==> flow/design.v <==
module axi_gpio
#(
    parameter C_ALL_INPUTS        = 0,             
    parameter C_ALL_OUTPUTS       = 0,             
    parameter C_GPIO_WIDTH        = 32,            
    parameter C_DOUT_DEFAULT      = 32'h00000000,  
    parameter C_TRI_DEFAULT       = 32'hFFFFFFFF,  
    parameter C_IS_DUAL           = 0,             
    parameter C_ALL_INPUTS_2      = 0,             
    parameter C_ALL_OUTPUTS_2     = 0,             
    parameter C_GPIO2_WIDTH       = 32,            
    parameter C_DOUT_DEFAULT_2    = 32'h00000000,  
    parameter C_TRI_DEFAULT_2     = 32'hFFFFFFFF,  
    parameter C_INTERRUPT_PRESENT = 0              
)
(
    input  logic        ACLK,                     
    input  logic        ARESETn,                  
    input  logic  [8:0] s_axi_AWADDR,             
    input  logic        s_axi_AWVALID,            
    output logic        s_axi_AWREADY,            
    input  logic [31:0] s_axi_WDATA,              
    input  logic  [3:0] s_axi_WSTRB,              
    input  logic        s_axi_WVALID,             
    output logic        s_axi_WREADY,             
    output logic  [1:0] s_axi_BRESP,              
    output logic        s_axi_BVALID,             
    input  logic        s_axi_BREADY,             
    input  logic  [8:0] s_axi_ARADDR,             
    input  logic        s_axi_ARVALID,            
    output logic        s_axi_ARREADY,            
    output logic [31:0] s_axi_RDATA,              
    output logic  [1:0] s_axi_RRESP,              
    output logic        s_axi_RVALID,             
    input  logic        s_axi_RREADY,             
    output logic ip2intc_irpt,                    
    input  logic  [C_GPIO_WIDTH-1:0] gpio_io_i,   
    output logic  [C_GPIO_WIDTH-1:0] gpio_io_o,   
    output logic  [C_GPIO_WIDTH-1:0] gpio_io_t,   
    input  logic [C_GPIO2_WIDTH-1:0] gpio2_io_i,  
    output logic [C_GPIO2_WIDTH-1:0] gpio2_io_o,  
    output logic [C_GPIO2_WIDTH-1:0] gpio2_io_t   
);
localparam REG_GPIO_IO       = 9'h000;  
localparam REG_GPIO_IO_T     = 9'h004;  
localparam REG_GPIO2_IO      = 9'h008;  
localparam REG_GPIO2_IO_T    = 9'h00C;  
localparam REG_GLOBAL_INT_EN = 9'h11C;  
localparam REG_IP_INT_EN     = 9'h120;  
localparam REG_IP_INT_STATUS = 9'h128;  
localparam GPIO_IO_HIGH_0  = (C_GPIO_WIDTH >  8) ?  7 : C_GPIO_WIDTH-1;
localparam GPIO_IO_HIGH_1  = (C_GPIO_WIDTH > 16) ? 15 : C_GPIO_WIDTH-1;
localparam GPIO_IO_HIGH_2  = (C_GPIO_WIDTH > 24) ? 23 : C_GPIO_WIDTH-1;
localparam GPIO_IO_HIGH_3  = (C_GPIO_WIDTH > 32) ? 31 : C_GPIO_WIDTH-1;
localparam GPIO2_IO_HIGH_0 = (C_GPIO2_WIDTH >  8) ?  7 : C_GPIO2_WIDTH-1;
localparam GPIO2_IO_HIGH_1 = (C_GPIO2_WIDTH > 16) ? 15 : C_GPIO2_WIDTH-1;
localparam GPIO2_IO_HIGH_2 = (C_GPIO2_WIDTH > 24) ? 23 : C_GPIO2_WIDTH-1;
localparam GPIO2_IO_HIGH_3 = (C_GPIO2_WIDTH > 32) ? 31 : C_GPIO2_WIDTH-1;
logic [8:0] awaddr;
logic [8:0] araddr;
logic [C_GPIO_WIDTH-1:0]  gpio_io_i_reg;
logic [C_GPIO2_WIDTH-1:0] gpio2_io_i_reg;
logic [C_GPIO_WIDTH-1:0]  gpio_io_i_reg2;
logic [C_GPIO2_WIDTH-1:0] gpio2_io_i_reg2;
logic global_int_en;
logic [1:0] ip_int_en;
logic [1:0] ip_int_status;
logic clk;
logic rst;  
logic write_strobe;
logic read_strobe;
logic wr_reg_gpio_io;
logic wr_reg_gpio_io_t;
logic wr_reg_gpio2_io;
logic wr_reg_gpio2_io_t;
logic wr_reg_global_int_en;
logic wr_reg_ip_int_en;
logic wr_reg_ip_int_status;
assign clk = ACLK;
always_ff @(posedge clk) begin
    rst <= ~ARESETn;
end
assign write_strobe = s_axi_AWVALID && s_axi_WVALID && !s_axi_BVALID;
assign awaddr = {s_axi_AWADDR[8:2], 2'b00};
assign wr_reg_gpio_io       = (awaddr == REG_GPIO_IO      );
assign wr_reg_gpio_io_t     = (awaddr == REG_GPIO_IO_T    );
assign wr_reg_gpio2_io      = (awaddr == REG_GPIO2_IO     );
assign wr_reg_gpio2_io_t    = (awaddr == REG_GPIO2_IO_T   );
assign wr_reg_global_int_en = (awaddr == REG_GLOBAL_INT_EN);
assign wr_reg_ip_int_en     = (awaddr == REG_IP_INT_EN    );
assign wr_reg_ip_int_status = (awaddr == REG_IP_INT_STATUS);
assign s_axi_BRESP = 2'b00;  
generate
if (!C_ALL_INPUTS) begin
    if (C_GPIO_WIDTH > 0) begin
        always_ff @(posedge clk) begin
            if (rst)
                gpio_io_o[GPIO_IO_HIGH_0:0] <= C_DOUT_DEFAULT[GPIO_IO_HIGH_0:0];
            else if (write_strobe && wr_reg_gpio_io && s_axi_WSTRB[0])
                gpio_io_o[GPIO_IO_HIGH_0:0] <= s_axi_WDATA[GPIO_IO_HIGH_0:0];
        end
    end
    if (C_GPIO_WIDTH > 8) begin
        always_ff @(posedge clk) begin
            if (rst)
                gpio_io_o[GPIO_IO_HIGH_1:8] <= C_DOUT_DEFAULT[GPIO_IO_HIGH_1:8];
            else if (write_strobe && wr_reg_gpio_io && s_axi_WSTRB[1])
                gpio_io_o[GPIO_IO_HIGH_1:8] <= s_axi_WDATA[GPIO_IO_HIGH_1:8];
        end
    end
    if (C_GPIO_WIDTH > 16) begin
        always_ff @(posedge clk) begin
            if (rst)
                gpio_io_o[GPIO_IO_HIGH_2:16] <= C_DOUT_DEFAULT[GPIO_IO_HIGH_2:16];
            else if (write_strobe && wr_reg_gpio_io && s_axi_WSTRB[2])
                gpio_io_o[GPIO_IO_HIGH_2:16] <= s_axi_WDATA[GPIO_IO_HIGH_2:16];
        end
    end
    if (C_GPIO_WIDTH > 24) begin
        always_ff @(posedge clk) begin
            if (rst)
                gpio_io_o[GPIO_IO_HIGH_3:24] <= C_DOUT_DEFAULT[GPIO_IO_HIGH_3:24];
            else if (write_strobe && wr_reg_gpio_io && s_axi_WSTRB[3])
                gpio_io_o[GPIO_IO_HIGH_3:24] <= s_axi_WDATA[GPIO_IO_HIGH_3:24];
        end
    end
end
else begin
    assign gpio_io_o = C_DOUT_DEFAULT;
end
if (!C_ALL_INPUTS && !C_ALL_OUTPUTS) begin
    if (C_GPIO_WIDTH > 0) begin
        always_ff @(posedge clk) begin
            if (rst)
                gpio_io_t[GPIO_IO_HIGH_0:0] <= C_DOUT_DEFAULT[GPIO_IO_HIGH_0:0];
            else if (write_strobe && wr_reg_gpio_io_t && s_axi_WSTRB[0])
                gpio_io_t[GPIO_IO_HIGH_0:0] <= s_axi_WDATA[GPIO_IO_HIGH_0:0];
        end
    end
    if (C_GPIO_WIDTH > 8) begin
        always_ff @(posedge clk) begin
            if (rst)
                gpio_io_t[GPIO_IO_HIGH_1:8] <= C_DOUT_DEFAULT[GPIO_IO_HIGH_1:8];
            else if (write_strobe && wr_reg_gpio_io_t && s_axi_WSTRB[1])
                gpio_io_t[GPIO_IO_HIGH_1:8] <= s_axi_WDATA[GPIO_IO_HIGH_1:8];
        end
    end
    if (C_GPIO_WIDTH > 16) begin
        always_ff @(posedge clk) begin
            if (rst)
                gpio_io_t[GPIO_IO_HIGH_2:16] <= C_DOUT_DEFAULT[GPIO_IO_HIGH_2:16];
            else if (write_strobe && wr_reg_gpio_io_t && s_axi_WSTRB[2])
                gpio_io_t[GPIO_IO_HIGH_2:16] <= s_axi_WDATA[GPIO_IO_HIGH_2:16];
        end
    end
    if (C_GPIO_WIDTH > 24) begin
        always_ff @(posedge clk) begin
            if (rst)
                gpio_io_t[GPIO_IO_HIGH_3:24] <= C_DOUT_DEFAULT[GPIO_IO_HIGH_3:24];
            else if (write_strobe && wr_reg_gpio_io_t && s_axi_WSTRB[3])
                gpio_io_t[GPIO_IO_HIGH_3:24] <= s_axi_WDATA[GPIO_IO_HIGH_3:24];
        end
    end
end
else begin
    assign gpio_io_t = C_TRI_DEFAULT;
end
if (C_IS_DUAL && !C_ALL_INPUTS_2) begin
    if (C_GPIO2_WIDTH > 0) begin
        always_ff @(posedge clk) begin
            if (rst)
                gpio2_io_o[GPIO2_IO_HIGH_0:0] <= C_DOUT_DEFAULT[GPIO2_IO_HIGH_0:0];
            else if (write_strobe && wr_reg_gpio2_io && s_axi_WSTRB[0])
                gpio2_io_o[GPIO2_IO_HIGH_0:0] <= s_axi_WDATA[GPIO2_IO_HIGH_0:0];
        end
    end
    if (C_GPIO2_WIDTH > 8) begin
        always_ff @(posedge clk) begin
            if (rst)
                gpio2_io_o[GPIO2_IO_HIGH_1:8] <= C_DOUT_DEFAULT[GPIO2_IO_HIGH_1:8];
            else if (write_strobe && wr_reg_gpio2_io && s_axi_WSTRB[1])
                gpio2_io_o[GPIO2_IO_HIGH_1:8] <= s_axi_WDATA[GPIO2_IO_HIGH_1:8];
        end
    end
    if (C_GPIO2_WIDTH > 16) begin
        always_ff @(posedge clk) begin
            if (rst)
                gpio2_io_o[GPIO2_IO_HIGH_2:16] <= C_DOUT_DEFAULT[GPIO2_IO_HIGH_2:16];
            else if (write_strobe && wr_reg_gpio2_io && s_axi_WSTRB[2])
                gpio2_io_o[GPIO2_IO_HIGH_2:16] <= s_axi_WDATA[GPIO2_IO_HIGH_2:16];
        end
    end
    if (C_GPIO2_WIDTH > 24) begin
        always_ff @(posedge clk) begin
            if (rst)
                gpio2_io_o[GPIO2_IO_HIGH_3:24] <= C_DOUT_DEFAULT[GPIO2_IO_HIGH_3:24];
            else if (write_strobe && wr_reg_gpio2_io && s_axi_WSTRB[3])
                gpio2_io_o[GPIO2_IO_HIGH_3:24] <= s_axi_WDATA[GPIO2_IO_HIGH_3:24];
        end
    end
end
else begin
    assign gpio2_io_o = C_DOUT_DEFAULT_2;
end
if (C_IS_DUAL && !C_ALL_INPUTS_2 && !C_ALL_OUTPUTS_2) begin
    if (C_GPIO2_WIDTH > 0) begin
        always_ff @(posedge clk) begin
            if (rst)
                gpio2_io_t[GPIO2_IO_HIGH_0:0] <= C_DOUT_DEFAULT[GPIO2_IO_HIGH_0:0];
            else if (write_strobe && wr_reg_gpio2_io_t && s_axi_WSTRB[0])
                gpio2_io_t[GPIO2_IO_HIGH_0:0] <= s_axi_WDATA[GPIO2_IO_HIGH_0:0];
        end
    end
    if (C_GPIO2_WIDTH > 8) begin
        always_ff @(posedge clk) begin
            if (rst)
                gpio2_io_t[GPIO2_IO_HIGH_1:8] <= C_DOUT_DEFAULT[GPIO2_IO_HIGH_1:8];
            else if (write_strobe && wr_reg_gpio2_io_t && s_axi_WSTRB[1])
                gpio2_io_t[GPIO2_IO_HIGH_1:8] <= s_axi_WDATA[GPIO2_IO_HIGH_1:8];
        end
    end
    if (C_GPIO2_WIDTH > 16) begin
        always_ff @(posedge clk) begin
            if (rst)
                gpio2_io_t[GPIO2_IO_HIGH_2:16] <= C_DOUT_DEFAULT[GPIO2_IO_HIGH_2:16];
            else if (write_strobe && wr_reg_gpio2_io_t && s_axi_WSTRB[2])
                gpio2_io_t[GPIO2_IO_HIGH_2:16] <= s_axi_WDATA[GPIO2_IO_HIGH_2:16];
        end
    end
    if (C_GPIO2_WIDTH > 24) begin
        always_ff @(posedge clk) begin
            if (rst)
                gpio2_io_t[GPIO2_IO_HIGH_3:24] <= C_DOUT_DEFAULT[GPIO2_IO_HIGH_3:24];
            else if (write_strobe && wr_reg_gpio2_io_t && s_axi_WSTRB[3])
                gpio2_io_t[GPIO2_IO_HIGH_3:24] <= s_axi_WDATA[GPIO2_IO_HIGH_3:24];
        end
    end
end
else begin
    assign gpio2_io_t = C_TRI_DEFAULT;
end
if (C_INTERRUPT_PRESENT) begin
    always_ff @(posedge clk) begin
        if (rst) begin
            global_int_en <= 1'b0;
            ip_int_en <= 2'b00;
        end
        else if (write_strobe) begin
            if (wr_reg_global_int_en && s_axi_WSTRB[3]) global_int_en <= s_axi_WDATA[31];
            if (wr_reg_ip_int_en && s_axi_WSTRB[0]) ip_int_en <= s_axi_WDATA[1:0];
        end
    end
end
else begin
    assign global_int_en = 1'b0;
    assign ip_int_en = 2'b00;
end
endgenerate
always_ff @(posedge clk) begin
    if (rst) begin
        s_axi_AWREADY <= 1'b0;
        s_axi_WREADY  <= 1'b0;
        s_axi_BVALID  <= 1'b0;
    end
    else begin
        s_axi_AWREADY <= write_strobe;
        s_axi_WREADY  <= write_strobe;
        if (write_strobe) begin
            s_axi_BVALID  <= 1'b1;
        end
        else if (s_axi_BVALID) begin
            s_axi_BVALID  <= ~s_axi_BREADY;
        end
    end
end
generate
if (!C_ALL_OUTPUTS) begin
    always_ff @(posedge clk) begin
        gpio_io_i_reg  <= gpio_io_i;
    end
end
else begin
    assign gpio_io_i_reg = '0;
end
if (C_IS_DUAL && !C_ALL_OUTPUTS_2) begin
    always_ff @(posedge clk) begin
        gpio2_io_i_reg <= gpio2_io_i;
    end
end
else begin
    assign gpio2_io_i_reg = '0;
end
endgenerate
generate
if (C_INTERRUPT_PRESENT) begin
    always_ff @(posedge clk) begin
        if (rst) begin
            gpio_io_i_reg2  <= '0;
            gpio2_io_i_reg2 <= '0;
            ip_int_status   <= '0;
            ip2intc_irpt    <= 1'b0;
        end
        else begin
            gpio_io_i_reg2  <= gpio_io_i_reg;
            if (gpio_io_i_reg != gpio_io_i_reg2) begin
                ip_int_status[0] <= 1'b1;
            end
            else if (write_strobe && wr_reg_ip_int_status && s_axi_WSTRB[0]) begin
                ip_int_status[0] <= s_axi_WDATA[0] ^ ip_int_status[0];
            end
            gpio2_io_i_reg2 <= gpio2_io_i_reg;
            if (gpio2_io_i_reg != gpio2_io_i_reg2) begin
                ip_int_status[1] <= 1'b1;
            end
            else if (write_strobe && wr_reg_ip_int_status && s_axi_WSTRB[0]) begin
                ip_int_status[1] <= s_axi_WDATA[1] ^ ip_int_status[1];
            end
            ip2intc_irpt <= |ip_int_status[1:0];
        end
    end
end
else begin
    assign ip2intc_irpt = 1'b0;
    assign ip_int_status = 2'b00;
    assign gpio_io_i_reg2 = '0;
    assign gpio2_io_i_reg2 = '0;
end
endgenerate
assign read_strobe = s_axi_ARVALID && !s_axi_RVALID;
assign s_axi_RRESP = 2'b00;  
assign araddr = {s_axi_ARADDR[8:2],2'b00};
always_ff @(posedge clk) begin
    if (rst) begin
        s_axi_ARREADY <= '0;
        s_axi_RDATA   <= '0;
        s_axi_RVALID  <= '0;
    end
    else begin
        s_axi_ARREADY <= read_strobe;
        if (read_strobe) begin
            s_axi_RDATA <= 32'd0;  
            unique case (araddr)
                REG_GPIO_IO       : s_axi_RDATA <= gpio_io_i_reg;           
                REG_GPIO_IO_T     : s_axi_RDATA <= gpio_io_t;               
                REG_GPIO2_IO      : s_axi_RDATA <= gpio2_io_i_reg;          
                REG_GPIO2_IO_T    : s_axi_RDATA <= gpio2_io_t;              
                REG_GLOBAL_INT_EN : s_axi_RDATA <= {global_int_en, 30'd0};  
                REG_IP_INT_EN     : s_axi_RDATA <= {30'd0, ip_int_en};      
                REG_IP_INT_STATUS : s_axi_RDATA <= {30'd0, ip_int_status};  
                default : s_axi_RDATA <= 32'd0;          
            endcase
        end
        if (read_strobe) begin
            s_axi_RVALID <= 1'b1;
        end
        else if (s_axi_RVALID) begin
            s_axi_RVALID <= ~s_axi_RREADY;
        end
    end
end
endmodule
module axi_gpio_expanded
#(
    parameter C_ALL_INPUTS        = 0,             
    parameter C_ALL_OUTPUTS       = 0,             
    parameter C_GPIO_WIDTH        = 32,            
    parameter C_DOUT_DEFAULT      = 32'h00000000,  
    parameter C_TRI_DEFAULT       = 32'hFFFFFFFF,  
    parameter C_IS_DUAL           = 1,             
    parameter C_ALL_INPUTS_2      = 0,             
    parameter C_ALL_OUTPUTS_2     = 0,             
    parameter C_GPIO2_WIDTH       = 32,            
    parameter C_DOUT_DEFAULT_2    = 32'h00000000,  
    parameter C_TRI_DEFAULT_2     = 32'hFFFFFFFF,  
    parameter C_INTERRUPT_PRESENT = 1              
)
(
    input logic ACLK,     
    input logic ARESETn,  
    input  logic              [8:2] AWADDR,    
    input  logic              [2:0] AWPROT,    
    input  logic                    AWVALID,   
    output logic                    AWREADY,   
    input  logic             [31:0] WDATA,   
    input  logic              [3:0] WSTRB,   
    input  logic                    WVALID,  
    output logic                    WREADY,  
    output logic              [1:0] BRESP,   
    output logic                    BVALID,  
    input  logic                    BREADY,  
    input  logic              [8:2] ARADDR,    
    input  logic              [2:0] ARPROT,    
    input  logic                    ARVALID,   
    output logic                    ARREADY,   
    output logic             [31:0] RDATA,   
    output logic              [1:0] RRESP,   
    output logic                    RVALID,  
    input  logic                    RREADY,  
    output logic ip2intc_irpt,                    
    input  logic  [C_GPIO_WIDTH-1:0] gpio_io_i,   
    output logic  [C_GPIO_WIDTH-1:0] gpio_io_o,   
    output logic  [C_GPIO_WIDTH-1:0] gpio_io_t,   
    input  logic [C_GPIO2_WIDTH-1:0] gpio2_io_i,  
    output logic [C_GPIO2_WIDTH-1:0] gpio2_io_o,  
    output logic [C_GPIO2_WIDTH-1:0] gpio2_io_t   
);
   axi_gpio #(.C_ALL_INPUTS(C_ALL_INPUTS),
              .C_ALL_OUTPUTS(C_ALL_OUTPUTS),
              .C_GPIO_WIDTH(C_GPIO_WIDTH),
              .C_DOUT_DEFAULT(C_DOUT_DEFAULT),
              .C_TRI_DEFAULT(C_TRI_DEFAULT),
              .C_IS_DUAL(C_IS_DUAL),
              .C_ALL_INPUTS_2(C_ALL_INPUTS_2),
              .C_ALL_OUTPUTS_2(C_ALL_OUTPUTS_2),
              .C_GPIO2_WIDTH(C_GPIO2_WIDTH),
              .C_DOUT_DEFAULT_2(C_DOUT_DEFAULT_2),
              .C_TRI_DEFAULT_2(C_TRI_DEFAULT_2),
              .C_INTERRUPT_PRESENT(C_INTERRUPT_PRESENT))
     gpio(.ACLK(ACLK), .ARESETn(ARESETn),
          .s_axi_AWADDR({AWADDR, 2'b00}), .s_axi_AWVALID(AWVALID), .s_axi_AWREADY(AWREADY),
          .s_axi_WDATA(WDATA), .s_axi_WSTRB(WSTRB), .s_axi_WVALID(WVALID), .s_axi_WREADY(WREADY),
          .s_axi_BRESP(BRESP), .s_axi_BVALID(BVALID), .s_axi_BREADY(BREADY),
          .s_axi_ARADDR({ARADDR, 2'b00}), .s_axi_ARVALID(ARVALID), .s_axi_ARREADY(ARREADY),
          .s_axi_RDATA(RDATA), .s_axi_RRESP(RRESP), .s_axi_RVALID(RVALID), .s_axi_RREADY(RREADY),
          .ip2intc_irpt(ip2intc_irpt),
          .gpio_io_i(gpio_io_i), .gpio_io_o(gpio_io_o), .gpio_io_t(gpio_io_t),
          .gpio2_io_i(gpio2_io_i), .gpio2_io_o(gpio2_io_o), .gpio2_io_t(gpio2_io_t));
endmodule
==> flow/run.sh <==
#!/bin/bash
# the make line also repeats each setting of config.mk as NAME=value (left out here)
make -C /OpenROAD-flow-scripts/flow DESIGN_CONFIG=/design/flow/config.mk WORK_HOME=/design/flow/orfs CLKGATE_MAP_FILE= finish
==> flow/config.mk <==
export PLATFORM = sky130hd
export DESIGN_NAME = axi_gpio_expanded
export DESIGN_NICKNAME = axi_gpio_expanded
export VERILOG_FILES = /design/flow/design.v
export SDC_FILE = /design/flow/constraint.sdc
export NUM_CORES = 4
export LEC_CHECK = 0
export ABC_AREA = 0
export CAP_MARGIN = 20
export CELL_PAD_IN_SITES_DETAIL_PLACEMENT = 0
export CELL_PAD_IN_SITES_GLOBAL_PLACEMENT = 0
export CORE_ASPECT_RATIO = 0.99
export CORE_MARGIN = 2
export CORE_UTILIZATION = 68
export CTS_CLUSTER_SIZE = 37
export GPL_ROUTABILITY_DRIVEN = 1
export GPL_TIMING_DRIVEN = 1
export MAX_ROUTING_LAYER = met5
export SLEW_MARGIN = 20
==> flow/constraint.sdc <==
create_clock -name core_clock -period 1.73 [get_ports {ACLK}]
set_input_delay 0.3460 -clock core_clock [delete_from_list [all_inputs] [get_ports {ACLK}]]
set_output_delay 0.3460 -clock core_clock [all_outputs]
set_load 0.01 [all_outputs]
==> job_summary.md, run 1 <==
### Metrics collected by this job

| Metric | Value |
|---|---|
| Detail Placement HPWL | 27100 um |
| Final Wtd Congestion | 0.955 |
| Dpl cells | 1568 |
| Comb area leader | simple AND/OR/NAND/NOR gates |
| Basic Gates by Area | 18.9% |
| Die H | 128 um |
| Most common reg cell | dfxtp_1 |
| Fa+ha+maj area frac | 0% |
| FP Rows | 45 |
| Top cells by area | dfxtp_1, nand2_1, mux4_2 |
| Avg Inst Size Synth | 9.91 um^2 |
| Async set-reset flop share out of synthesis | 0% |
| Core ar. | 15300 um^2 |
| Synthesized cell area | 10600 um^2 |
| Yosys reg bits | 299 |
| Fp util | 69.3% |
| Port buffer count | 286 |
| Area leader, netlist | dfxtp_1 |
| Post-Synthesis Cells | 1070 |
| Tool error | [ERROR DPL-0038] Utilization greater than 100%, impossible to legalize |
| Yosys warning tally | 1 |
| DP Worst Slack | -0.739 ns |
| Full die area | 16600 um^2 |
| Synth top cell by count | dfxtp_1 |
| Aoi share | 9.12% |
| Post-synth top area share | 56.4% |
| I/O Pins | 297 |
| Chip Area, Yosys | 10600 um^2 |
| Distinct lib cells | 37 |
| Synth Seq Share | 56.4% |
| Status | aborted with a tool error |
| Yosys xor share | 5.45% |
| Yosys cell count | 1070 |
| Proportion of synthesized area in mux cells | 7.05% |
| Post-synth top cells | dfxtp_1, nand2_1, a21oi_1, nor2b_1, xnor2_1 |
| Failing step | clock tree synthesis |
| Die X-Extent | 130 um |
| Post-synth EDFFs | 0 |
## stage by stage
stage	total power, mW	hold WS [ns]	instance area (um^2)
global placement	8.30	0.435	14000
floorplan	7.75	0.374	10600
detailed placement	8.36	0.445	14000
==> run 2, diff against run 1 <==
- ABC_AREA: 0 -> 1
- CELL_PAD_IN_SITES_DETAIL_PLACEMENT: 0 -> not set
- CELL_PAD_IN_SITES_GLOBAL_PLACEMENT: 0 -> not set
- CORE_ASPECT_RATIO: 0.99 -> not set
- CORE_UTILIZATION: 68 -> 69
- CTS_CLUSTER_DIAMETER: not set -> 255
- CTS_CLUSTER_SIZE: 37 -> 100
- GPL_ROUTABILITY_DRIVEN: 1 -> not set
- GPL_TIMING_DRIVEN: 1 -> not set
- MAX_ROUTING_LAYER: met5 -> not set
- PLACE_DENSITY: not set -> 0.37
- SETUP_SLACK_MARGIN: not set -> 0.46
- TNS_END_PERCENT: not set -> 10
- clock period: 1.73 -> 1.87 ns (I/O delays scaled with it)
==> run 2 against run 1 <==
  * The flow stops in global routing
  * Area after synthesis rose by 7.1%
  * Die size rose by 5.4%
  * Synthesized cell count rose by 31%
==> job_summary.md, run 2 <==
### Metrics collected by this job

| Metric | Value |
|---|---|
| Status | aborted with a tool error (unchanged) |
| Failing step | global routing (was clock tree synthesis) |
| Tool error | [ERROR GRT-0232] Routing congestion too high. Check the congestion heatmap in the GUI. (was [ERROR DPL-0038] Utilization greater than 100%, impossible to legalize) |
| Post-synth top area share | 52.7% (was 56.4%) |
| GRT Total Usage | 99.8% |
| Basic Gates by Area | 15.3% (was 18.9%) |
| Aoi share | 16.8% (was 9.12%) |
| CTS root buffer | clkbuf_16 |
| H-tree Lvls | 1 |
| CTS Sinks | 299 |
| Async set-reset flop share out of synthesis | 0% (unchanged) |
| Proportion of synthesized area in mux cells | 0% (was 7.05%) |
| Post-synth top cells | dfxtp_1, inv_1, o21ai_0, a21oi_1, nand2_1 (was dfxtp_1, nand2_1, a21oi_1, nor2b_1, xnor2_1) |
| FP Rows | 46 (was 45) |
| Comb area leader | AND-OR/OR-AND gates (was simple AND/OR/NAND/NOR gates) |
| Area leader, netlist | dfxtp_1 (unchanged) |
| Synthesized cell area | 11400 um^2 (was 10600 um^2) |
| Die H | 132 um (was 128 um) |
| Avg Inst Size Synth | 8.12 um^2 (was 9.91 um^2) |
| DP Worst Slack | -0.318 ns (was -0.739 ns) |
| Final Wtd Congestion | 0.936 (was 0.955) |
| Dpl cells | 1895 (was 1568) |
| Port buffer count | 286 (unchanged) |
| Most common reg cell | dfxtp_1 (unchanged) |
| Yosys cell count | 1399 (was 1070) |
| GR Overflow Total | 1321 |
| TritonCTS Buffers | 6 |
| Yosys warning tally | 1 (unchanged) |
| Core ar. | 16000 um^2 (was 15300 um^2) |
| Post-Synthesis Cells | 1399 (was 1070) |
| Post-synth EDFFs | 0 (unchanged) |
| Yosys xor share | 4.01% (was 5.45%) |
| I/O Pins | 297 (unchanged) |
| Distinct lib cells | 29 (was 37) |
| Yosys reg bits | 299 (unchanged) |
| Fp util | 71.0% (was 69.3%) |
| Chip Area, Yosys | 11400 um^2 (was 10600 um^2) |
| Fa+ha+maj area frac | 0% (unchanged) |
| Clock Path Buffers | 3 |
| Full die area | 17500 um^2 (was 16600 um^2) |
| CTS Hold Buffers Added | 0 |
| Detail Placement HPWL | 29000 um (was 27100 um) |
| Synth top cell by count | dfxtp_1 (unchanged) |
| Die X-Extent | 132 um (was 130 um) |
| Synth Seq Share | 52.7% (was 56.4%) |
| Top cells by area | dfxtp_1, o21ai_0, inv_1 (was dfxtp_1, nand2_1, mux4_2) |
## run 2: metal layers
metal / global-route usage [%] / GRT overflow
met2: 125 / 908
met5: 28.1 / 0
met3: 79.2 / 6
met1: 89.7 / 2
met4: 119 / 405
## run 2: repair_timing
item	CTS
setup buffers	45
gates cloned	1
resized	502
setup endpoints to repair	320
## run 2: through the flow
| step | instance area [um^2] | setup TNS, ns | hold slack [ns] | power (mW) |
|---|---|---|---|---|
| floorplan | 11400 | 0 | 0.402 | 7.22 |
| global placement | 14700 | -12.44 | 0.430 | 7.69 |
| detailed placement | 14700 | -24.78 | 0.434 | 7.78 |
| CTS | 15300 | 0 | 0.168 | 10.1 |
==> run 3, diff against run 2 <==
- ABC_AREA: 1 -> not set
- CORE_UTILIZATION: 69 -> 60
- CTS_CLUSTER_DIAMETER: 255 -> not set
- CTS_CLUSTER_SIZE: 100 -> not set
- HOLD_SLACK_MARGIN: not set -> 0.3
- PLACE_DENSITY: 0.37 -> not set
- SETUP_SLACK_MARGIN: 0.46 -> -0.15
- SLEW_MARGIN: 20 -> 40
- TNS_END_PERCENT: 10 -> not set
- clock period: 1.87 -> 1.78 ns (I/O delays scaled with it)
==> run 3 against run 2 <==
  * The layout now fails its checks (setup timing)
  * Die size up 7.1%
  * Area after synthesis is 6.6% lower
  * Synthesized cell count decreased by 24%
==> job_summary.md, run 3 <==
## Synthesis and layout report

| Metric | Value |
|---|---|
| Status | complete, but fails checks (was aborted with a tool error) |
| Fail Reasons | setup timing |
| Die X-Extent | 137 um (was 132 um) |
| Met1 Routed Length | 13800 um |
| DRC violations left | 0 |
| Fa+ha+maj area frac | 0% (unchanged) |
| Clock Path Buffers | 3 (unchanged) |
| Final Wtd Congestion | 0.854 (was 0.936) |
| Distinct lib cells | 37 (was 29) |
| Arrival @ worst endpoint | 1.58 ns |
| CP Launch Point | gpio.gpio_io_t[30] |
| P&R area growth vs syn | 47.3% |
| Setup crit start kind | flop |
| Die H | 137 um (was 132 um) |
| Post-Synthesis Cells | 1070 (was 1399) |
| FILL cells | 725 |
| Worst hold stages | 2 |
| FP Rows | 48 (was 46) |
| Post-DRT Antenna Nets | 0 |
| Yosys warning tally | 1 (unchanged) |
| Sw Share | 22.9% |
| WP data required | 1.42 ns |
| Proportion of synthesized area in mux cells | 7.05% (was 0%) |
| Sequential Power | 7.02 mW |
| Full die area | 18800 um^2 (was 17500 um^2) |
| Async set-reset flop share out of synthesis | 0% (unchanged) |
| Combinational power | 1.14 mW |
| Final Power | 14.2 mW |
| Worst Hold Path EP | gpio.rst |
| CTS Sinks | 299 (unchanged) |
| Top sig layer | met4 |
| Slew @ Worst Pin | 0.525 ns |
| Worst-path clk slew | 0.06 ns |
| Synth Seq Share | 56.4% (was 52.7%) |
| Wire length per cell | 22.5 um |
| CTS tree | built |
| Aoi share | 9.12% (was 16.8%) |
| WP depth | 1 |
| Gate power share | 8.0% |
| WP buf/inv | 1 |
| Largest net degree at the start of global routing | 113 |
| Setup TNS | -5.48 ns |
| Layout net count | 1580 |
| Fin crit share | 109% |
| Pint | 10.9 mW |
| Met3 WL | 4250 um |
| Setup CP Type | flop to output pin |
| Clk network pwr share | 42.4% |
| DR vias | 9892 |
| Port buffer count | 286 (unchanged) |
| Crit end category | output pin |
| Max_slew headroom | 65.0% |
| Setup crit end | gpio_io_t[30] |
| Logic area | 4340 um^2 |
| Yosys xor share | 5.45% (was 4.01%) |
| Final instance area | 15600 um^2 |
| Yosys reg bits | 299 (unchanged) |
| Top power group | registers |
| Clock skew | 0.00986 ns |
| Top cells by area | dfxtp_1, nand2_1, mux4_2 (was dfxtp_1, o21ai_0, inv_1) |
| First-pass GRT wire length | 56500 um |
| Clk. pwr | 6.01 mW |
| Worst hold start | ARESETn |
| Yosys cell count | 1070 (was 1399) |
| Hold Crit Class | input port to flop |
| Chip Area, Yosys | 10600 um^2 (was 11400 um^2) |
| Max VDD drop | 1020 uV |
| Setup slack after layout | -0.153 ns |
| Number of diodes | 0 |
| Initial antenna violation count | 0 |
| Critical-path maximum fanout | 3 |
| Final setup vio count | 140 |
| Max cap viols | 0 |
| Final hold vios | 0 |
| Detail Placement HPWL | 23700 um (was 29000 um) |
| Post-layout min period | 1.93 ns |
| Max stage delay cell, worst path | clkdlybuf4s50_1 |
| Comb area leader | simple AND/OR/NAND/NOR gates (was AND-OR/OR-AND gates) |
| Count of tool warnings | 36 |
| Core ar. | 17300 um^2 (was 16000 um^2) |
| Synth top cell by count | dfxtp_1 (unchanged) |
| GR Overflow Total | 0 |
| Post-DR vias/cell | 5.82 |
| Synthesized cell area | 10600 um^2 (was 11400 um^2) |
| Reg area | 5990 um^2 |
| Basic Gates by Area | 18.9% (was 15.3%) |
| Crit path max-delay family | buffers and inverters |
| Most common reg cell | dfxtp_1 (unchanged) |
| Sequential share of power | 49.5% |
| Critical-path cell list | clkdlybuf4s50_1 |
| Peak Freq | 517 MHz |
| Post-synth EDFFs | 0 (unchanged) |
| NetSw | 3.24 mW |
| Worst reg2reg path depth | 5 |
| I/O Pins | 297 (unchanged) |
| Leakage power | 5.67 nW |
| Routed WL | 38200 um |
| Placed inst area | 14100 um^2 (was 14700 um^2) |
| Layout Utilization | 90.4% |
| Worst path max stage delay | 0.59 ns |
| H-tree Lvls | 1 (unchanged) |
| Final max-slew violation count | 0 |
| Post-synth top area share | 56.4% (was 52.7%) |
| Fp util | 61.3% (was 71.0%) |
| Number of global-route vias before repair | 9988 |
| Reg2reg setup slack | -0.09 ns |
| TritonCTS Buffers | 29 (was 6) |
| GRT Total Usage | 40.1% |
| Clk latency late pin | 0.54 ns |
| 1st-iter DRT viols | 1016 |
| Met2 wire length | 17800 um |
| Avg Inst Size Synth | 9.91 um^2 (was 8.12 um^2) |
| R2r endpoint | gpio.ip_int_status[0] |
| CTS root buffer | clkbuf_16 (unchanged) |
| Area leader, netlist | dfxtp_1 (unchanged) |
| R2r startpoint | gpio.s_axi_BVALID |
| DP Worst Slack | -0.563 ns (was -0.318 ns) |
| Pwr dens | 906 nW/um^2 |
| First-pass DRT Iterations | 6 |
| Post-synth top cells | dfxtp_1, nand2_1, a21oi_1, nor2b_1, xnor2_1 (was dfxtp_1, inv_1, o21ai_0, a21oi_1, nand2_1) |
run 3: final cells by class:
cell class / count / area share, %
inverter: 10 / 0.240
clock buffer: 39 / 5.33
tap: 225 / 1.80
clock inverter: 13 / 0.633
sequential: 299 / 38.3
multi-input combinational: 702 / 27.8
timing repair buffer: 411 / 25.9
run 3: what timing repair did:
item	4_1_cts	5_1_grt
setup buffers	0	0
hold endpoints to repair	58	0
gates resized	2	7
hold buffers	58	0
setup endpoints to repair	2	16
run 3: through the flow:
| stage | hold WS [ns] | cells |
|---|---|---|
| global placement | 0.438 | 1589 |
| CTS | 0.303 | 1699 |
| floorplan | 0.384 | 1073 |
| global route | 0.305 | 1699 |
| finish | 0.309 | 1699 |
| detailed placement | 0.443 | 1589 |
run 3: routing by layer:
layer	GRT usage, %	up-vias
met3	10.0	177
li1	-	4357
met4	22.7	0
met2	65.0	743
met1	48.6	4615
met5	0	-
==> run 4, diff against run 3 <==
- CORE_UTILIZATION: 60 -> 64
- SLEW_MARGIN: 40 -> 20
- clock period: 1.78 -> 2.07 ns (I/O delays scaled with it)
==> run 4 against run 3 <==
  * Now clean on timing, DRC and antenna
  * Sequential share of layout area grew 1.9 points
  * Clock-buffer cell count grew 2
  * Die size shrank 6.1%
  * Combinational power shrank 26%
  * Largest power group unchanged
  * Hold slack gained 0.0079 ns
  * Global-route usage shrank 1.0 points
  * Core utilization grew 0.46 points
  * Cell count shrank 5.1%
  * Worst setup slack gained 0.18 ns
  * Clock power shrank 9.2%
  * Sequential power shrank 14%
  * Clock skew grew 0.0044 ns
==> job_summary.md, run 4 <==
## Synthesis and layout report

| Metric | Value |
|---|---|
| FP Rows | 47 (was 48) |
| Top cells by area | dfxtp_1, nand2_1, mux4_2 (unchanged) |
| Post-synth top cells | dfxtp_1, nand2_1, a21oi_1, nor2b_1, xnor2_1 (unchanged) |
| Yosys cell count | 1070 (unchanged) |
| Wire length per cell | 21.8 um (was 22.5 um) |
| Layout net count | 1500 (was 1580) |
| Top power group | registers (unchanged) |
| Fin crit share | 98.7% (was 109%) |
| CTS resizes | 0 (was 2) |
| Clock skew | 0.0142 ns (was 0.00986 ns) |
| DRC violations left | 0 (unchanged) |
| CP Launch Point | gpio.s_axi_BVALID (was gpio.gpio_io_t[30]) |
| Clock Path Buffers | 3 (unchanged) |
| Routed WL | 35200 um (was 38200 um) |
| First-pass DRT Iterations | 5 (was 6) |
| Initial antenna violation count | 2 (was 0) |
| CTS Sinks | 299 (unchanged) |
| Most common reg cell | dfxtp_1 (unchanged) |
| 1st-iter DRT viols | 980 (was 1016) |
| Proportion of synthesized area in mux cells | 7.05% (unchanged) |
| Critical-path maximum fanout | 4 (was 3) |
| Post-synth top area share | 56.4% (unchanged) |
| Fp util | 64.7% (was 61.3%) |
| WP data required | 2.45 ns (was 1.42 ns) |
| Synth top cell by count | dfxtp_1 (unchanged) |
| Status | finished clean (was complete, but fails checks) |
| Avg Inst Size Synth | 9.91 um^2 (unchanged) |
| Leakage power | 5.28 nW (was 5.67 nW) |
| Synthesized cell area | 10600 um^2 (unchanged) |
| Clk. pwr | 5.46 mW (was 6.01 mW) |
| Final Power | 12.3 mW (was 14.2 mW) |
| Final max-slew violation count | 0 (unchanged) |
| CTS tree | built (unchanged) |
| P&R area growth vs syn | 40.5% (was 47.3%) |
| Crit end category | flop (was output pin) |
| Final Wtd Congestion | 0.928 (was 0.854) |
| Reg2reg setup slack | 0.03 ns (was -0.09 ns) |
| GR Overflow Total | 0 (unchanged) |
| Sequential Power | 6.03 mW (was 7.02 mW) |
| Slew @ Worst Pin | 0.920 ns (was 0.525 ns) |
| Max_slew headroom | 38.7% (was 65.0%) |
| Largest net degree at the start of global routing | 201 (was 113) |
| Chip Area, Yosys | 10600 um^2 (unchanged) |
| Yosys warning tally | 1 (unchanged) |
| Final setup vio count | 0 (was 140) |
| Critical-path cell list | nand3b_4, or4b_4, nor4b_1, buf_4, xnor2_1, a31oi_1 (was clkdlybuf4s50_1) |
| DP Worst Slack | -0.439 ns (was -0.563 ns) |
| Post-layout min period | 2.04 ns |
| Yosys xor share | 5.45% (unchanged) |
| Post-CTS Setup Inserts | 0 (unchanged) |
| Worst hold stages | 1 (was 2) |
| Worst Hold Path EP | gpio.gpio_io_i_reg[15] (was gpio.rst) |
| Peak Freq | 490 MHz |
| WP buf/inv | 1 (unchanged) |
| Clk latency late pin | 0.54 ns (about the same) |
| Post-Synthesis Cells | 1070 (unchanged) |
| Max cap viols | 0 (unchanged) |
| H-tree Lvls | 1 (unchanged) |
| Worst path max stage delay | 0.55 ns (was 0.59 ns) |
| Sequential share of power | 48.9% (was 49.5%) |
| First-pass GRT wire length | 53400 um (was 56500 um) |
| Post-DR vias/cell | 5.85 (was 5.82) |
| Worst reg2reg path depth | 6 (was 5) |
| Sw Share | 21.8% (was 22.9%) |
| Comb area leader | simple AND/OR/NAND/NOR gates (unchanged) |
| Max stage delay cell, worst path | or4b_4 (was clkdlybuf4s50_1) |
| Post-DRT Antenna Nets | 0 (unchanged) |
| GRT Total Usage | 39.0% (was 40.1%) |
| Setup CP Type | flop to flop (was flop to output pin) |
| R2r startpoint | gpio.s_axi_BVALID (unchanged) |
| NetSw | 2.69 mW (was 3.24 mW) |
| Final hold slack | 0.317 ns (was 0.309 ns) |
| Basic Gates by Area | 18.9% (unchanged) |
| Die X-Extent | 133 um (was 137 um) |
| Distinct lib cells | 37 (unchanged) |
| Gate power share | 6.8% (was 8.0%) |
| Core ar. | 16400 um^2 (was 17300 um^2) |
| TritonCTS Buffers | 29 (unchanged) |
| R2r endpoint | gpio.ip_int_status[1] (was gpio.ip_int_status[0]) |
| Setup crit start kind | flop (unchanged) |
| Setup crit end | gpio.ip_int_status[1] (was gpio_io_t[30]) |
| Number of global-route vias before repair | 9592 (was 9988) |
| Layout Utilization | 90.8% (was 90.4%) |
| Post-synth EDFFs | 0 (unchanged) |
| Setup slack after layout | 0.0276 ns (was -0.153 ns) |
| Clk network pwr share | 44.3% (was 42.4%) |
| Worst hold start | gpio_io_i[15] (was ARESETn) |
| Pwr dens | 827 nW/um^2 (was 906 nW/um^2) |
| Crit path max-delay family | simple AND/OR/NAND/NOR gates (was buffers and inverters) |
| Pint | 9.64 mW (was 10.9 mW) |
| Count of tool warnings | 36 (unchanged) |
| Final hold vios | 0 (unchanged) |
| Detail Placement HPWL | 23200 um (was 23700 um) |
| Yosys reg bits | 299 (unchanged) |
| Port buffer count | 286 (unchanged) |
| Synth Seq Share | 56.4% (unchanged) |
| CTS root buffer | clkbuf_16 (unchanged) |
| Area leader, netlist | dfxtp_1 (unchanged) |
| Die H | 133 um (was 137 um) |
| Hold Crit Class | input port to flop (unchanged) |
| WP depth | 6 (was 1) |
| Arrival @ worst endpoint | 2.42 ns (was 1.58 ns) |
| Setup TNS | 0 ns (was -5.48 ns) |
| Max VDD drop | 787 uV (was 1020 uV) |
| I/O Pins | 297 (unchanged) |
| Fa+ha+maj area frac | 0% (unchanged) |
| Worst-path clk slew | 0.07 ns (was 0.06 ns) |
| Async set-reset flop share out of synthesis | 0% (unchanged) |
| Aoi share | 9.12% (unchanged) |
| Combinational power | 840 uW (was 1.14 mW) |
| Full die area | 17600 um^2 (was 18800 um^2) |
| DR vias | 9442 (was 9892) |
[run 4: repair_timing]
item / CTS / global route
setup endpoints to repair: 0 / 0
hold buffers: 0 / 1
hold endpoints to repair: 0 / 1
[run 4: stage by stage]
step                cell area, um^2  instances
floorplan                     10600       1073
global placement              13900       1561
detailed placement            13900       1561
CTS                           14900       1611
global route                  14900       1613
finish                        14900       1613
[run 4: layout make-up]
class	count	area, um^2
diodes	1	2.50
clock buffers	41	831
clock inverters	9	149
fillers	687	1510
inverters	10	37.5
multi-input cells	702	4330
flip-flops and latches	299	5990
well taps	220	275
repair buffers	331	3290
[run 4: metal layers]
| layer | global-route usage, % | vias to the layer above | part of all wire [%] |
|---|---|---|---|
| met2 | 64.5 | 584 | 48 |
| met5 | 0 | - | 0.031 |
| met4 | 17.4 | 2 | 4.9 |
| met3 | 10.5 | 130 | 10 |
| met1 | 48.2 | 4534 | 37 |
| li1 | - | 4192 | - |
==> run 5, diff against run 4 <==
- ABC_AREA: not set -> 1
- CORE_UTILIZATION: 64 -> 65
- HOLD_SLACK_MARGIN: 0.3 -> not set
- SETUP_SLACK_MARGIN: -0.15 -> not set
- clock period: 2.07 -> 5.24 ns (I/O delays scaled with it)
==> run 5 against run 4 <==
  * Clock power is 63% lower
  * Non-clock buffer count is 36 lower
  * Combinational power is 61% lower
  * Core utilization is 2.8 points lower
  * Sequential power is 61% lower
  * Sequential share of layout area is 0.57 points lower
  * Via count is 11% higher
  * Synthesized cell count is 31% higher
  * First-iteration DRC count is 1.1% higher
==> job_summary.md, run 5 <==
## Synthesis and layout report

| Metric | Value |
|---|---|
| Most common reg cell | dfxtp_1 (unchanged) |
| Yosys cell count | 1399 (was 1070) |
| Worst Hold Path EP | gpio.gpio_io_o[17] (was gpio.gpio_io_i_reg[15]) |
| Post-DRT Antenna Nets | 0 (unchanged) |
| Max VDD drop | 268 uV (was 787 uV) |
| Post-synth EDFFs | 0 (unchanged) |
| Distinct lib cells | 29 (was 37) |
| Placed inst area | 14200 um^2 (was 13900 um^2) |
| Fin crit share | 59.3% (was 98.7%) |
| Crit path max-delay family | simple AND/OR/NAND/NOR gates (unchanged) |
| Setup crit start kind | input port (was flop) |
| Yosys reg bits | 299 (unchanged) |
| Max cap viols | 0 (unchanged) |
| Reg2reg setup slack | 2.82 ns (was 0.03 ns) |
| GR Overflow Total | 0 (unchanged) |
| R2r endpoint | gpio.gpio2_io_t[30] (was gpio.ip_int_status[1]) |
| Yosys xor share | 4.01% (was 5.45%) |
| Full die area | 18600 um^2 (was 17600 um^2) |
| Final instance area | 15100 um^2 (was 14900 um^2) |
| First-pass DRT Iterations | 7 (was 5) |
| Clk network pwr share | 43.0% (was 44.3%) |
| Arrival @ worst endpoint | 3.56 ns (was 2.42 ns) |
| Routed WL | 35300 um (was 35200 um) |
| Worst hold stages | 2 (was 1) |
| Met3 WL | 4080 um (was 3630 um) |
| Status | finished clean (unchanged) |
| Top power group | registers (unchanged) |
| CTS Sinks | 299 (unchanged) |
| Final max-slew violation count | 0 (unchanged) |
| Critical-path maximum fanout | 27 (was 4) |
| Post-synth top area share | 52.7% (was 56.4%) |
| P&R area growth vs syn | 33.0% (was 40.5%) |
| WP buf/inv | 2 (was 1) |
| 1st-iter DRT viols | 991 (was 980) |
| Clk latency late pin | 0.54 ns (about the same) |
| Sw Share | 22.6% (was 21.8%) |
| Synth Seq Share | 52.7% (was 56.4%) |
| Wire length per cell | 18.6 um (was 21.8 um) |
| Fa+ha+maj area frac | 0% (unchanged) |
| Crit path top cell by count | o21ai_0 |
| DRC violations left | 0 (unchanged) |
| H-tree Lvls | 1 (unchanged) |
| Final hold vios | 0 (unchanged) |
| CTS Hold Buffers Added | 0 (unchanged) |
| Critical-path cell list | clkdlybuf4s50_1, inv_1, nand2_1, nor2_4, nand2_2, o21ai_0, o21ai_0, a21oi_1 (was nand3b_4, or4b_4, nor4b_1, buf_4, xnor2_1, a31oi_1) |
| Post-DR vias/cell | 5.52 (was 5.85) |
| DP Worst Slack | 1.70 ns (was -0.439 ns) |
| DR vias | 10500 (was 9442) |
| Dpl cells | 1850 (was 1561) |
| Yosys warning tally | 1 (unchanged) |
| Setup crit end | gpio.s_axi_RDATA[9] (was gpio.ip_int_status[1]) |
| CTS root buffer | clkbuf_16 (unchanged) |
| Avg Inst Size Synth | 8.12 um^2 (was 9.91 um^2) |
| Post-synth top cells | dfxtp_1, inv_1, o21ai_0, a21oi_1, nand2_1 (was dfxtp_1, nand2_1, a21oi_1, nor2b_1, xnor2_1) |
| Top sig layer | met4 (was met5) |
| GRT Total Usage | 36.9% (was 39.0%) |
| Chip Area, Yosys | 11400 um^2 (was 10600 um^2) |
| Area leader, netlist | dfxtp_1 (unchanged) |
| Post-layout min period | 3.11 ns |
| TritonCTS Buffers | 29 (unchanged) |
| Final Wtd Congestion | 0.937 (was 0.928) |
| Hold Crit Class | flop to flop (was input port to flop) |
| Max stage delay cell, worst path | o21ai_0 (was or4b_4) |
| WP data required | 5.70 ns (was 2.45 ns) |
| Sequential share of power | 50.1% (was 48.9%) |
| Peak Freq | 322 MHz |
| Async set-reset flop share out of synthesis | 0% (unchanged) |
| Synthesized cell area | 11400 um^2 (was 10600 um^2) |
| Layout net count | 1783 (was 1500) |
| RSZ-0062 raised after global routing | no |
| Clock Path Buffers | 3 (unchanged) |
| Comb area leader | AND-OR/OR-AND gates (was simple AND/OR/NAND/NOR gates) |
| I/O Pins | 297 (unchanged) |
| Basic Gates by Area | 15.3% (was 18.9%) |
| CP Launch Point | ARADDR[7] (was gpio.s_axi_BVALID) |
| Number of diodes | 0 (was 1) |
| Crit end category | flop (unchanged) |
| Clk. pwr | 2.04 mW (was 5.46 mW) |
| NetSw | 1.07 mW (was 2.69 mW) |
| Met1 Routed Length | 13700 um (was 13100 um) |
| Max_slew headroom | 42.5% (was 38.7%) |
| Proportion of synthesized area in mux cells | 0% (was 7.05%) |
| Setup slack after layout | 2.13 ns (was 0.0276 ns) |
| Met2 wire length | 16200 um (was 16700 um) |
| Leakage power | 5.66 nW (was 5.28 nW) |
| Worst reg2reg path depth | 6 (unchanged) |
| Die H | 136 um (was 133 um) |
| Pint | 3.67 mW (was 9.64 mW) |
| Top cells by area | dfxtp_1, o21ai_0, inv_1 (was dfxtp_1, nand2_1, mux4_2) |
| Post-Synthesis Cells | 1399 (was 1070) |
| CTS resizes | 0 (unchanged) |
| Die X-Extent | 136 um (was 133 um) |
| Setup CP Type | input port to flop (was flop to flop) |
| First-pass GRT wire length | 53400 um (about the same) |
| Non-Filler Instances | 1899 (was 1613) |
| Clock skew | 0.0116 ns (was 0.0142 ns) |
| Fp util | 66.1% (was 64.7%) |
| Pwr dens | 314 nW/um^2 (was 827 nW/um^2) |
| Port buffer count | 286 (unchanged) |
| Aoi share | 16.8% (was 9.12%) |
| Core ar. | 17200 um^2 (was 16400 um^2) |
| Sequential Power | 2.38 mW (was 6.03 mW) |
| Setup TNS | 0 ns (unchanged) |
| Final setup vio count | 0 (unchanged) |
| Worst hold start | gpio.gpio_io_o[17] (was gpio_io_i[15]) |
| Number of global-route vias before repair | 10200 (was 9592) |
| Detail Placement HPWL | 23600 um (was 23200 um) |
| Post-CTS Setup Inserts | 0 (unchanged) |
| R2r startpoint | gpio.s_axi_BVALID (unchanged) |
| WP depth | 8 (was 6) |
| CTS tree | built (unchanged) |
| Worst path max stage delay | 0.62 ns (was 0.55 ns) |
| FP Rows | 48 (was 47) |
| Slew @ Worst Pin | 0.863 ns (was 0.920 ns) |
| Count of tool warnings | 36 (unchanged) |
| Final hold slack | 0.445 ns (was 0.317 ns) |
| Combinational power | 325 uW (was 840 uW) |
| Initial antenna violation count | 0 (was 2) |
| Gate power share | 6.9% (was 6.8%) |
| Worst-path clk slew | 0.06 ns (was 0.07 ns) |
| Largest net degree at the start of global routing | 134 (was 201) |
| Synth top cell by count | dfxtp_1 (unchanged) |
## run 5: per-stage QoR
| step | utilization, % | power [mW] |
|---|---|---|
| after global routing | 88.0 | 4.86 |
| after CTS | 87.9 | 4.73 |
| after global placement | 82.6 | 2.73 |
| after floorplan | - | 2.57 |
| after detailed placement | 82.6 | 2.74 |
| final | 88.0 | 4.74 |
## run 5: layer usage
layer  track usage, %  vias up
li1                 -     4953
met3             11.7      102
met2             59.9      542
met5                0        -
met1             46.0     4879
met4             14.0        0
## run 5: area by class of cell
cell class / instances / area (um^2)
sequential: 299 / 5990
multi-input combinational: 803 / 4130
timing repair buffer: 295 / 2930
fill: 935 / 2060
clock buffer: 45 / 876
inverter: 228 / 857
tap: 225 / 282
clock inverter: 4 / 47.5
==> run 6, diff against run 5 <==
- CAP_MARGIN: 20 -> 5
- CELL_PAD_IN_SITES_DETAIL_PLACEMENT: not set -> 0
- CELL_PAD_IN_SITES_GLOBAL_PLACEMENT: not set -> 0
- CORE_ASPECT_RATIO: not set -> 0.96
- CORE_UTILIZATION: 65 -> 25
- GPL_ROUTABILITY_DRIVEN: not set -> 1
- GPL_TIMING_DRIVEN: not set -> 0
- MAX_ROUTING_LAYER: not set -> met4
- PLACE_DENSITY_LB_ADDON: not set -> 0.02
- SETUP_SLACK_MARGIN: not set -> 0.54
- TNS_END_PERCENT: not set -> 15
- clock period: 5.24 -> 3.24 ns (I/O delays scaled with it)
==> run 6 against run 5 <==
  * Synthesized cell count is the same
  * Die size grew to 2.5 times the previous value
  * Clock skew up 0.0016 ns
  * Critical path type unchanged
  * Critical endpoint is now gpio.s_axi_RDATA[14]
  * Largest cell class unchanged
  * Highest routed layer unchanged
==> job_summary.md, run 6 <==
## Synthesis and layout report

| Metric | Value |
|---|---|
| Count of tool warnings | 32 (was 36) |
| Pint | 6.44 mW (was 3.67 mW) |
| Setup TNS | 0 ns (unchanged) |
| Comb area leader | AND-OR/OR-AND gates (unchanged) |
| Critical-path cell list | clkdlybuf4s50_1, inv_1, nand2_2, nor2_4, nand2_2, clkbuf_1, o21ai_0, o21ai_0, a21oi_1 (was clkdlybuf4s50_1, inv_1, nand2_1, nor2_4, nand2_2, o21ai_0, o21ai_0, a21oi_1) |
| Slew @ Worst Pin | 1.01 ns (was 0.863 ns) |
| Crit end category | flop (unchanged) |
| CTS root buffer | clkbuf_16 (unchanged) |
| GR Overflow Total | 0 (unchanged) |
| Avg Inst Size Synth | 8.12 um^2 (unchanged) |
| TritonCTS Buffers | 37 (was 29) |
| CTS Hold Buffers Added | 0 (unchanged) |
| Final Wtd Congestion | 0.822 (was 0.937) |
| Die X-Extent | 222 um (was 136 um) |
| Worst hold stages | 2 (unchanged) |
| Yosys xor share | 4.01% (unchanged) |
| RSZ-0062 raised after global routing | no (unchanged) |
| I/O Pins | 297 (unchanged) |
| Arrival @ worst endpoint | 2.84 ns (was 3.56 ns) |
| Chip Area, Yosys | 11400 um^2 (unchanged) |
| Routed WL | 45200 um (was 35300 um) |
| Post-synth EDFFs | 0 (unchanged) |
| R2r startpoint | gpio.s_axi_RVALID (was gpio.s_axi_BVALID) |
| CTS resizes | 0 (unchanged) |
| Post-DR vias/cell | 4.28 (was 5.52) |
| P&R area growth vs syn | 42.1% (was 33.0%) |
| Fp util | 25.3% (was 66.1%) |
| Yosys cell count | 1399 (unchanged) |
| GRT Total Usage | 19.6% (was 36.9%) |
| Post-Synthesis Cells | 1399 (unchanged) |
| Post-layout min period | 2.43 ns |
| Post-synth top cells | dfxtp_1, inv_1, o21ai_0, a21oi_1, nand2_1 (unchanged) |
| CTS Sinks | 299 (unchanged) |
| WP depth | 9 (was 8) |
| Critical-path maximum fanout | 10 (was 27) |
| Final Power | 8.43 mW (was 4.74 mW) |
| Sw Share | 23.6% (was 22.6%) |
| Die H | 213 um (was 136 um) |
| Max VDD drop | 273 uV (was 268 uV) |
| 1st-iter DRT viols | 430 (was 991) |
| Worst path max stage delay | 0.55 ns (was 0.62 ns) |
| Final max-slew violation count | 0 (unchanged) |
| Post-synth top area share | 52.7% (unchanged) |
| Aoi share | 16.8% (unchanged) |
| Max cap viols | 0 (unchanged) |
| Area leader, netlist | dfxtp_1 (unchanged) |
| Fin crit share | 75.1% (was 59.3%) |
| Distinct lib cells | 29 (unchanged) |
| Layout net count | 1854 (was 1783) |
| Wire length per cell | 19.3 um (was 18.6 um) |
| Yosys warning tally | 1 (unchanged) |
| NetSw | 1.99 mW (was 1.07 mW) |
| Final hold slack | 0.444 ns (was 0.445 ns) |
| Final hold vios | 0 (unchanged) |
| FP Rows | 76 (was 48) |
| Initial antenna violation count | 1 (was 0) |
| Post-CTS Setup Inserts | 0 (unchanged) |
| Max stage delay cell, worst path | clkbuf_1 (was o21ai_0) |
| First-pass GRT wire length | 65600 um (was 53400 um) |
| Yosys reg bits | 299 (unchanged) |
| Core ar. | 44900 um^2 (was 17200 um^2) |
| Number of global-route vias before repair | 9854 (was 10200) |
| WP buf/inv | 3 (was 2) |
| Worst Hold Path EP | gpio.gpio_io_o[11] (was gpio.gpio_io_o[17]) |
| CP Launch Point | ARADDR[4] (was ARADDR[7]) |
| Final setup vio count | 0 (unchanged) |
| Setup crit start kind | input port (unchanged) |
| Setup crit end | gpio.s_axi_RDATA[14] (was gpio.s_axi_RDATA[9]) |
| Clock Path Buffers | 3 (unchanged) |
| Synth top cell by count | dfxtp_1 (unchanged) |
| Top power group | the clock network (was registers) |
| Basic Gates by Area | 15.3% (unchanged) |
| Port buffer count | 286 (unchanged) |
| Gate power share | 6.6% (was 6.9%) |
| DRC violations left | 0 (unchanged) |
| Fa+ha+maj area frac | 0% (unchanged) |
| R2r endpoint | gpio.s_axi_RDATA[18] (was gpio.gpio2_io_t[30]) |
| Crit path max-delay family | buffers and inverters (was simple AND/OR/NAND/NOR gates) |
| Sequential share of power | 45.6% (was 50.1%) |
| WP data required | 3.64 ns (was 5.70 ns) |
| Clock skew | 0.0132 ns (was 0.0116 ns) |
| Sequential Power | 3.85 mW (was 2.38 mW) |
| Synth Seq Share | 52.7% (unchanged) |
| Worst hold start | gpio.gpio_io_o[11] (was gpio.gpio_io_o[17]) |
| Reg2reg setup slack | 1.24 ns (was 2.82 ns) |
| Pwr dens | 522 nW/um^2 (was 314 nW/um^2) |
| Leakage power | 5.97 nW (was 5.66 nW) |
| Top cells by area | dfxtp_1, o21ai_0, inv_1 (unchanged) |
| Largest net degree at the start of global routing | 13 (was 134) |
| Setup CP Type | input port to flop (unchanged) |
| Clk latency late pin | 0.54 ns (about the same) |
| Hold Crit Class | flop to flop (unchanged) |
| DR vias | 10000 (was 10500) |
| Combinational power | 560 uW (was 325 uW) |
| Worst reg2reg path depth | 5 (was 6) |
| H-tree Lvls | 2 (was 1) |
| Proportion of synthesized area in mux cells | 0% (unchanged) |
| Post-DRT Antenna Nets | 0 (unchanged) |
| First-pass DRT Iterations | 21 (was 7) |
| CTS tree | built (unchanged) |
| Max_slew headroom | 32.5% (was 42.5%) |
| Clk. pwr | 4.02 mW (was 2.04 mW) |
| Peak Freq | 411 MHz |
| Status | finished clean (unchanged) |
| Worst-path clk slew | 0.06 ns (about the same) |
| Synthesized cell area | 11400 um^2 (unchanged) |
| Detail Placement HPWL | 35100 um (was 23600 um) |
| Clk network pwr share | 47.7% (was 43.0%) |
| Full die area | 47200 um^2 (was 18600 um^2) |
| Async set-reset flop share out of synthesis | 0% (unchanged) |
| Most common reg cell | dfxtp_1 (unchanged) |
-- run 6: layout make-up --
class,instances,area [um^2]
Clock inverter,10,77.6
Antenna cell,3,7.51
Timing Repair Buffer,286,2860
Fill cell,4714,28700
Multi-Input combinational cell,803,4120
Sequential cell,299,5990
Tap cell,585,732
Inverter,228,856
Buffer,72,414
Clock buffer,55,1090
-- run 6: layer usage --
layer  up-vias  global-route usage (%)  part of all wire [%]
met2       237                    30.2                    45
met3        44                    5.22                   6.2
met5         -                       -                     0
li1       5112                       -                     -
met1      4622                    25.7                    48
met4         0                    4.24                   1.5
-- run 6: per-stage QoR --
step / instance area, um^2 / utilization (%) / worst slack (ns) / std cells
2_1_floorplan: 11400 / - / 1.48 / 1402
3_3_place_gp: 15000 / 33.3 / 0.188 / 2273
3_5_place_dp: 15000 / 33.3 / 0.118 / 2273
4_1_cts: 16100 / 36.0 / 0.711 / 2338
5_1_grt: 16100 / 36.0 / 0.606 / 2339
6_report: 16100 / 36.0 / 0.806 / 2341
==> run 7, diff against run 6 <==
- CAP_MARGIN: 5 -> 20
- CELL_PAD_IN_SITES_DETAIL_PLACEMENT: 0 -> 1
- CELL_PAD_IN_SITES_GLOBAL_PLACEMENT: 0 -> not set
- CORE_ASPECT_RATIO: 0.96 -> not set
- CORE_MARGIN: 2 -> 6
- CORE_UTILIZATION: 25 -> 65
- CTS_CLUSTER_DIAMETER: not set -> 146
- CTS_CLUSTER_SIZE: not set -> 48
- GPL_ROUTABILITY_DRIVEN: 1 -> not set
- GPL_TIMING_DRIVEN: 0 -> not set
- MIN_ROUTING_LAYER: not set -> met2
- PLACE_DENSITY_LB_ADDON: 0.02 -> 0.3
- SETUP_SLACK_MARGIN: 0.54 -> 1.27
- TNS_END_PERCENT: 15 -> 100
- clock period: 3.24 -> 4.55 ns (I/O delays scaled with it)
==> run 7 against run 6 <==
  * The flow now stops in detailed placement
  * Die size fell by 56%
  * Synthesized cell count unchanged
  * Area after synthesis unchanged
==> job_summary.md, run 7 <==
### Metrics collected by this job

| Metric | Value |
|---|---|
| Die H | 144 um (was 213 um) |
| Die X-Extent | 144 um (was 222 um) |
| Top cells by area | dfxtp_1, o21ai_0, inv_1 (unchanged) |
| FP Rows | 47 (was 76) |
| Post-synth top cells | dfxtp_1, inv_1, o21ai_0, a21oi_1, nand2_1 (unchanged) |
| Fa+ha+maj area frac | 0% (unchanged) |
| Post-synth EDFFs | 0 (unchanged) |
| Chip Area, Yosys | 11400 um^2 (unchanged) |
| Area leader, netlist | dfxtp_1 (unchanged) |
| Tool error | Error: detail_place.tcl, 38 bad optional access |
| Comb area leader | AND-OR/OR-AND gates (unchanged) |
| Yosys xor share | 4.01% (unchanged) |
| Proportion of synthesized area in mux cells | 0% (unchanged) |
| Yosys cell count | 1399 (unchanged) |
| Avg Inst Size Synth | 8.12 um^2 (unchanged) |
| Failing step | detailed placement |
| Fp util | 67.6% (was 25.3%) |
| Synthesized cell area | 11400 um^2 (unchanged) |
| Post-synth top area share | 52.7% (unchanged) |
| Status | aborted with a tool error (was finished clean) |
| Synth top cell by count | dfxtp_1 (unchanged) |
| Aoi share | 16.8% (unchanged) |
| Yosys reg bits | 299 (unchanged) |
| Synth Seq Share | 52.7% (unchanged) |
| Async set-reset flop share out of synthesis | 0% (unchanged) |
| Yosys warning tally | 1 (unchanged) |
| Most common reg cell | dfxtp_1 (unchanged) |
| Full die area | 20800 um^2 (was 47200 um^2) |
| Final Wtd Congestion | 0.980 (was 0.822) |
| Port buffer count | 286 (unchanged) |
| I/O Pins | 297 (unchanged) |
| Basic Gates by Area | 15.3% (unchanged) |
| Core ar. | 16800 um^2 (was 44900 um^2) |
| Post-Synthesis Cells | 1399 (unchanged) |
| Distinct lib cells | 29 (unchanged) |
==> run 7: metrics by stage <==
| stage | hold slack, ns | cells | power (mW) |
|---|---|---|---|
| after floorplan | 0.429 | 1402 | 2.96 |
| after global placement | 0.431 | 1846 | 3.14 |
Power and IR drop assume default switching activity.
